## HW3_FPMUL_754SP
module HW3_FPMUL_754SP(Clk, Rst, St, FPmplier, FPmcand, Done, Ovf, Unf, FPproduct);
Size: about 2400 cells after synthesis, ~71 flip-flops, about 22000 um2 of cells after synthesis.
make LEC_CHECK=0 CAP_MARGIN=20 CORE_MARGIN=2 CORE_UTILIZATION=65 CTS_CLUSTER_SIZE=37 SLEW_MARGIN=20 finish   # period 7.7 ns
run.sh (not shown) runs the stock make flow with config.mk's settings and CLKGATE_MAP_FILE=.
The baseline reached the layout checks and failed them: negative setup slack.
Change:
CORE_UTILIZATION = 40   (was 65)
CTS_CLUSTER_SIZE = unset   (was 37)
clock period = 8.51 ns   (was 7.7 ns; I/O delays follow)
The changed run produced a clean layout.
Non-clock buffer count fell by 121.
Final cell count is higher by 4.0%.
Design area goes down by 7.9%.
Setup slack improved by 1.1 ns.
Register-to-register slack improved by 0.79 ns.
Change:
CORE_UTILIZATION = 72   (was 40)
PLACE_DENSITY_LB_ADDON = 0.2   (was unset)
SETUP_SLACK_MARGIN = -0.09   (was unset)
clock period = 8.46 ns   (was 8.51 ns; I/O delays follow)
- Now the flow reached the layout checks and failed them: negative setup slack
- global-route usage rose by 26 points
- design area fell by 1.8%
- sequential share of layout area rose by 0.14 points
- die area fell by 44%
- core utilization rose by 40 points
- area after synthesis stays the same
- hold slack gains 0.011 ns
- setup slack loses 0.55 ns
Change:
CORE_UTILIZATION = 40   (was 72)
PLACE_DENSITY_LB_ADDON = unset   (was 0.2)
SETUP_SLACK_MARGIN = unset   (was -0.09)
clock period = 8.6 ns   (was 8.46 ns; I/O delays follow)
Outcome:
- The new run ran to the end with no violations
- non-clock buffer count came out lower by 21
- via count came out lower by about 16%
- routed wire length came out lower by about 22%
- synthesized area stays the same
- clock skew came out lower by 0.012 ns
- worst hold slack degrades by 0.011 ns
- global-route usage came out lower by 26 points

* * *

The RTL this note starts from:
==> flow/design.v <==
module HW3_FPMUL_754SP(Clk, Rst, St, FPmplier, FPmcand, Done, Ovf, Unf, FPproduct);
	input Clk, Rst, St;
	input [31:0] FPmplier, FPmcand;
	output reg [31:0] FPproduct;
	output reg Ovf, Unf, Done;
	wire [47:0] mult_out;
	wire [8:0] expo_out;		 
	reg [22:0] F;
	reg [8:0] E, E_biased;
	reg S;
	reg [1:0] state;
	assign mult_out = ({1'b1, FPmplier[22:0]}) * ({1'b1, FPmcand[22:0]});
	assign expo_out = (FPmplier[30:23] - 8'd127) + (FPmcand[30:23] - 8'd127);
	always @ (posedge Clk)	begin
		Done <= 1'b0;
		Ovf <= 1'b0;
		Unf <= 1'b0;
		if(Rst == 1'b1) begin
			state <= 2'b00;
		end
		else
		case(state)
			0: begin
				if(St == 1'b0)
					state <= 2'b00;
				else
					state <= 2'b01;
			end
			1: begin
				state <= 2'b10;
				S <= FPmplier[31] ^ FPmcand[31];
				if(FPmplier == 32'b0 || FPmcand == 32'b0) begin
					E <= 9'b0;
					E_biased <= 9'b0;
					F <= mult_out[45:23];
				end
				else if(mult_out[47] == 1'b1) begin
					E <= expo_out + 9'b1;
					E_biased <= expo_out + 9'd128;
					F <= mult_out[46:24];
				end
				else begin
					E <= expo_out;
					E_biased <= expo_out + 9'd127;
					F <= mult_out[45:23];
				end
			end
			2: begin
				state <= 2'b0;
				Done <= 1'b1;
				if(E_biased > 8'b11111110)
					Ovf <= 1'b1;
				if(E_biased < 8'b00000001)
					Unf <= 1'b1;
				FPproduct <= {S, E_biased[7:0], F};
			end
			default: begin
				if(St == 1'b0)
					state <= 2'b00;
				else
					state <= 2'b01;
			end
		endcase
	end
endmodule
clock: 4.75 ns
lec_check: 0
abc_area: 1
cap_margin: 20
cell_pad_in_sites_detail_placement: 1
core_margin: 2
core_utilization: 33
cts_cluster_diameter: 263
cts_cluster_size: 28
gpl_routability_driven: 1
gpl_timing_driven: 0
min_routing_layer: met2
place_density_lb_addon: 0.23
slew_margin: 20
tns_end_percent: 30
The first run completed and failed the layout checks on negative setup slack.
Edit:
- CELL_PAD_IN_SITES_DETAIL_PLACEMENT: 1 -> not set
- CORE_UTILIZATION: 33 -> 40
- CTS_CLUSTER_DIAMETER: 263 -> 170
- CTS_CLUSTER_SIZE: 28 -> not set
- GPL_ROUTABILITY_DRIVEN: 1 -> not set
- GPL_TIMING_DRIVEN: 0 -> not set
- MIN_ROUTING_LAYER: met2 -> not set
- PLACE_DENSITY_LB_ADDON: 0.23 -> not set
- TNS_END_PERCENT: 30 -> not set
- clock period: 4.75 -> 8.6 ns (I/O delays scaled with it)
Now the flow completed without violations.
Sequential share of layout area climbs by 0.86 points.
Critical path depth drops by 3.
Clock-buffer cell count does not change.
Edit:
- ABC_AREA: 1 -> not set
- CORE_ASPECT_RATIO: not set -> 0.86
- CTS_CLUSTER_DIAMETER: 170 -> 292
- CTS_CLUSTER_SIZE: not set -> 47
- PLACE_DENSITY_LB_ADDON: not set -> 0.0
- SETUP_SLACK_MARGIN: not set -> -0.31
This time the run ran to the end with violations: negative setup slack.
Die size is lower by 6.9%.
First-iteration DRC count is lower by 24%.
Routed wire length is higher by 13%.
Non-clock buffer count is higher by 242.
Flip-flop count does not change.
Edit:
- CORE_ASPECT_RATIO: 0.86 -> 1.97
- PLACE_DENSITY_LB_ADDON: 0.0 -> not set
- SETUP_SLACK_MARGIN: -0.31 -> not set
This time the run finished clean.
Global-route usage goes down by 0.90 points.
Routed wire length rose by 4.7%.
Sequential share of layout area shrinks by 0.22 points.
Via count went up by 5.7%.
Non-clock buffer count came out higher by 24.
Critical path depth goes up by 3.
Edit:
- ABC_AREA: not set -> 1
- CELL_PAD_IN_SITES_DETAIL_PLACEMENT: not set -> 1
- CORE_ASPECT_RATIO: 1.97 -> 0.99
- CTS_CLUSTER_DIAMETER: 292 -> 170
- CTS_CLUSTER_SIZE: 47 -> not set
- HOLD_SLACK_MARGIN: not set -> 0.04
- SLEW_MARGIN: 20 -> 5
The changed run completed with no timing, DRC or antenna violations.
Clock skew is about the same.
Core utilization drops by 5.5 points.
Setup slack gains 0.26 ns.
Sequential share of layout area increases by 0.34 points.
Synthesized cell count climbs by 29%.
Edit:
- ABC_AREA: 1 -> not set
- CELL_PAD_IN_SITES_DETAIL_PLACEMENT: 1 -> not set
- CORE_ASPECT_RATIO: 0.99 -> not set
- CORE_UTILIZATION: 40 -> 72
- CTS_CLUSTER_DIAMETER: 170 -> not set
- CTS_CLUSTER_SIZE: not set -> 62
- HOLD_SLACK_MARGIN: 0.04 -> not set
- PLACE_DENSITY_LB_ADDON: not set -> 0.2
- SLEW_MARGIN: 5 -> 20
This time the run finished but failed the layout checks on negative setup slack.
Final area goes up by a few percent.
Clock skew came out higher by 0.0051 ns.
Worst setup slack gets worse by 1.2 ns.
Wire length climbs by a quarter to a third.
Via count came out higher by roughly a tenth.
Critical path depth drops by 3.
First-iteration DRC count is higher to 3.2 times its value.
Register-to-register slack is better by 0.10 ns.

* * *

// HW3_FPMUL_754SP: RTL as listed in full above, without the edits since
==> flow/config.mk <==
export PLATFORM = sky130hd
export DESIGN_NAME = HW3_FPMUL_754SP
export DESIGN_NICKNAME = HW3_FPMUL_754SP
export VERILOG_FILES = /design/flow/design.v
export SDC_FILE = /design/flow/constraint.sdc
export NUM_CORES = 4
export LEC_CHECK = 0
export ABC_AREA = 0
export CAP_MARGIN = 35
export CELL_PAD_IN_SITES_DETAIL_PLACEMENT = 0
export CORE_ASPECT_RATIO = 1.49
export CORE_MARGIN = 10
export CORE_UTILIZATION = 69
export CTS_CLUSTER_DIAMETER = 201
export CTS_CLUSTER_SIZE = 98
export HOLD_SLACK_MARGIN = 0.3
export MAX_ROUTING_LAYER = met5
export PLACE_DENSITY = 0.35
export SETUP_SLACK_MARGIN = 0.21
export SLEW_MARGIN = 15
export TNS_END_PERCENT = 20
==> flow/constraint.sdc <==
create_clock -name core_clock -period 12.4 [get_ports {Clk}]
set_input_delay 2.4800 -clock core_clock [delete_from_list [all_inputs] [get_ports {Clk}]]
set_output_delay 2.4800 -clock core_clock [all_outputs]
set_load 0.01 [all_outputs]
Edit:
==> flow/config.mk (replaced) <==
export PLATFORM = sky130hd
export DESIGN_NAME = HW3_FPMUL_754SP
export DESIGN_NICKNAME = HW3_FPMUL_754SP
export VERILOG_FILES = /design/flow/design.v
export SDC_FILE = /design/flow/constraint.sdc
export NUM_CORES = 4
export LEC_CHECK = 0
export ABC_AREA = 1
export CAP_MARGIN = 0
export CELL_PAD_IN_SITES_DETAIL_PLACEMENT = 0
export CORE_MARGIN = 2
export CORE_UTILIZATION = 72
export CTS_CLUSTER_DIAMETER = 285
export CTS_CLUSTER_SIZE = 58
export MAX_ROUTING_LAYER = met5
export SETUP_SLACK_MARGIN = 0.45
export SLEW_MARGIN = 15
export TNS_END_PERCENT = 20
==> flow/constraint.sdc (replaced) <==
create_clock -name core_clock -period 8.4 [get_ports {Clk}]
set_input_delay 1.6800 -clock core_clock [delete_from_list [all_inputs] [get_ports {Clk}]]
set_output_delay 1.6800 -clock core_clock [all_outputs]
set_load 0.01 [all_outputs]
After rerunning: The new run completed, yet does not pass: max-capacitance violations, max-slew violations; setup slack degrades by 1.3 ns; design area climbs by about a fifth; routed wire length climbs by a quarter to a third; count of clock-buffer cells in the layout drops by 1; synthesized cell count climbs by a quarter to a third.
Edit:
--- a/flow/config.mk
+++ b/flow/config.mk
@@ -12 +12 @@
-export CORE_UTILIZATION = 72
+export CORE_UTILIZATION = 69
@@ -16 +16 @@
-export SETUP_SLACK_MARGIN = 0.45
+export PLACE_DENSITY_LB_ADDON = 0.09
==> flow/constraint.sdc (replaced) <==
create_clock -name core_clock -period 12.4 [get_ports {Clk}]
set_input_delay 2.4800 -clock core_clock [delete_from_list [all_inputs] [get_ports {Clk}]]
set_output_delay 2.4800 -clock core_clock [all_outputs]
set_load 0.01 [all_outputs]
After rerunning: With this change the flow produced a clean layout; worst hold slack is better by 0.0068 ns; non-clock buffer count drops by 129; cell count drops by a few percent.
Edit:
--- a/flow/config.mk
+++ b/flow/config.mk
@@ -12 +12 @@
-export CORE_UTILIZATION = 69
+export CORE_UTILIZATION = 72
@@ -14 +14 @@
-export CTS_CLUSTER_SIZE = 58
+export CTS_CLUSTER_SIZE = 72
@@ -16 +16,2 @@
-export PLACE_DENSITY_LB_ADDON = 0.09
+export PLACE_DENSITY = 0.66
+export SETUP_SLACK_MARGIN = -0.53
@@ -18 +19 @@
-export TNS_END_PERCENT = 20
+export TNS_END_PERCENT = 90
==> flow/constraint.sdc (replaced) <==
create_clock -name core_clock -period 6.83 [get_ports {Clk}]
set_input_delay 1.3660 -clock core_clock [delete_from_list [all_inputs] [get_ports {Clk}]]
set_output_delay 1.3660 -clock core_clock [all_outputs]
set_load 0.01 [all_outputs]
=> The new run stopped in global routing on GRT-0232; synthesized area is unchanged; synthesized cell count stays the same; die area went down by 4.1%.
Edit:
--- a/flow/config.mk
+++ b/flow/config.mk
@@ -8 +8 @@
-export ABC_AREA = 1
+export ABC_AREA = 0
@@ -12 +12 @@
-export CORE_UTILIZATION = 72
+export CORE_UTILIZATION = 65
@@ -14 +14 @@
-export CTS_CLUSTER_SIZE = 72
+export CTS_CLUSTER_SIZE = 58
@@ -16,2 +16 @@
-export PLACE_DENSITY = 0.66
-export SETUP_SLACK_MARGIN = -0.53
+export SETUP_SLACK_MARGIN = 1.46
@@ -19 +18 @@
-export TNS_END_PERCENT = 90
+export TNS_END_PERCENT = 5
==> flow/constraint.sdc (replaced) <==
create_clock -name core_clock -period 5.62 [get_ports {Clk}]
set_input_delay 1.1240 -clock core_clock [delete_from_list [all_inputs] [get_ports {Clk}]]
set_output_delay 1.1240 -clock core_clock [all_outputs]
set_load 0.01 [all_outputs]
After rerunning: With this change the flow ran to the end with violations: negative setup slack; synthesized area shrinks by about 7%; die size grows by 2.9%; synthesized cell count shrinks by about 23%.

* * *

v28:
Starts from the design.v that is shown in full above.
==> flow/config.mk <==
export PLATFORM = sky130hd
export DESIGN_NAME = HW3_FPMUL_754SP
export DESIGN_NICKNAME = HW3_FPMUL_754SP
export VERILOG_FILES = /design/flow/design.v
export SDC_FILE = /design/flow/constraint.sdc
export NUM_CORES = 4
export LEC_CHECK = 0
export ABC_AREA = 0
export CAP_MARGIN = 0
export CELL_PAD_IN_SITES_DETAIL_PLACEMENT = 0
export CORE_MARGIN = 2
export CORE_UTILIZATION = 72
export CTS_CLUSTER_DIAMETER = 285
export CTS_CLUSTER_SIZE = 34
export MAX_ROUTING_LAYER = met5
export SETUP_SLACK_MARGIN = 1.1
export SLEW_MARGIN = 15
export TNS_END_PERCENT = 20
==> flow/constraint.sdc <==
create_clock -name core_clock -period 8.4 [get_ports {Clk}]
set_input_delay 1.6800 -clock core_clock [delete_from_list [all_inputs] [get_ports {Clk}]]
set_output_delay 1.6800 -clock core_clock [all_outputs]
set_load 0.01 [all_outputs]
v28 terminated abnormally: 5_1_grt reported GRT-0116.
Input changes introduced in v15 (baseline for comparison: v28):
Settings: putting PLACE_DENSITY_LB_ADDON at 0.09 where nothing was set; swapping 0 for 1 in ABC_AREA; clearing SETUP_SLACK_MARGIN, which used to be 1.1; swapping 34 for 21 in CTS_CLUSTER_SIZE; swapping 20 for 95 in TNS_END_PERCENT; swapping 8.4 for 8.26 in the clock period (ns, I/O delays scaled along).
Findings:
- Mux contribution to synthesized area down 0.95 points in v15 wrt v28
- Sort v15 and v28 by count of buffers added by post-CTS timing repair for setup desc -> top: v28
- What ended v28 was a tool error in 5_1_grt; the run never finished.
- v15 went all the way through synthesis, placement and routing and the layout is clean on timing, DRC and antenna.
- v15 against v28: cell total in the yosys stat output +694; post-synthesis area per instance has decreased; placed wire-length estimate after detailed placement increased about 3.6%; chip height rose about 3.6%.
- Comparing v15 and v28, the lower area of the core was measured on v28.
For v24, these inputs were changed with respect to v15:
Settings: MAX_ROUTING_LAYER removed (was met5); CAP_MARGIN changed from 0 to 20; CTS_CLUSTER_SIZE removed (was 21); SLEW_MARGIN changed from 15 to 20; CTS_CLUSTER_DIAMETER removed (was 285); TNS_END_PERCENT removed (was 95); CORE_UTILIZATION changed from 72 to 59; CELL_PAD_IN_SITES_DETAIL_PLACEMENT removed (was 0); PLACE_DENSITY_LB_ADDON removed (was 0.09); the clock period (ns, I/O delays scaled along) changed from 8.26 to 9.23.
==> comparison <==
- Looking at portion of the clock cycle consumed by the worst path in the final layout, v24 sits 2.2 points lower than v15 does.
- Summary of v24 over v15: maximum clock skew at final layout lost 13 ps.
Input-level comparison between v41 and v24:
Settings: swapping 59 for 69 in CORE_UTILIZATION; clearing ABC_AREA, which used to be 1; swapping 9.23 for 8.51 in the clock period (ns, I/O delays scaled along).
Results
v41 finished every stage; the final checks, however, were not passed, the failures being setup timing.
The number of filler instances in the final layout in v41 is 0.49 times that in v24.
The placement-stage cell area on v41 is in line with that on v24.
The die area in v41 is 0.80 times that in v24.
In the metrics for v24 and v41, the one carrying the higher via count is v24.
When v41 is measured against v24, its wire length of the first global-routing pass turns out 2700 microns lower.
Count of cell instances traversed by the critical path (lower): v41
What v9 does differently from v41 at the input level:
Settings: putting PLACE_DENSITY_LB_ADDON at 0.2 where nothing was set; swapping 69 for 72 in CORE_UTILIZATION; putting SETUP_SLACK_MARGIN at -0.09 where nothing was set; swapping 8.51 for 8.4 in the clock period (ns, I/O delays scaled along).
## What came out
Although it ran to completion, v9 produced a layout that fails the final checks because of capacitance limit, slew limit, setup timing. Die area on v9 is ahead of v41. Number of non-filler instances in the completed layout (higher): v9. Sort v41 and v9 by length of the first detailed-routing pass in iterations, descending, and v9 comes first.

* * *

== rev 12 ==
RTL: the design.v shown in full above, as it stands there.
==> flow/config.mk <==
export PLATFORM = sky130hd
export DESIGN_NAME = HW3_FPMUL_754SP
export DESIGN_NICKNAME = HW3_FPMUL_754SP
export VERILOG_FILES = /design/flow/design.v
export SDC_FILE = /design/flow/constraint.sdc
export NUM_CORES = 4
export LEC_CHECK = 0
export ABC_AREA = 1
export CAP_MARGIN = 20
export CORE_ASPECT_RATIO = 0.94
export CORE_MARGIN = 2
export CORE_UTILIZATION = 59
export CTS_CLUSTER_DIAMETER = 373
export CTS_CLUSTER_SIZE = 98
export PLACE_DENSITY_LB_ADDON = 0.13
export SLEW_MARGIN = 20
==> flow/constraint.sdc <==
create_clock -name core_clock -period 5.97 [get_ports {Clk}]
set_input_delay 1.1940 -clock core_clock [delete_from_list [all_inputs] [get_ports {Clk}]]
set_output_delay 1.1940 -clock core_clock [all_outputs]
set_load 0.01 [all_outputs]
Rev 12 had finished all stages when the layout checks came back failing, citing setup timing.
For rev 13, these inputs were changed with respect to rev 12:
Settings: swapping 59 for 72 in CORE_UTILIZATION; clearing PLACE_DENSITY_LB_ADDON, which used to be 0.13; putting PLACE_DENSITY at 0.4 where nothing was set; swapping 5.97 for 9.23 in the clock period (ns, I/O delays scaled along).
--- outcome ---
In summary, rev 13 completed successfully, with a layout that passed the timing, DRC and antenna checks. The final reports for rev 13 and rev 12 show die span in y lower in the former. Changes observed in rev 13 relative to rev 12: number of global-route vias before repair lost about 9%. Re instance count on the critical path: rev 13 is 6.3% down on rev 12.
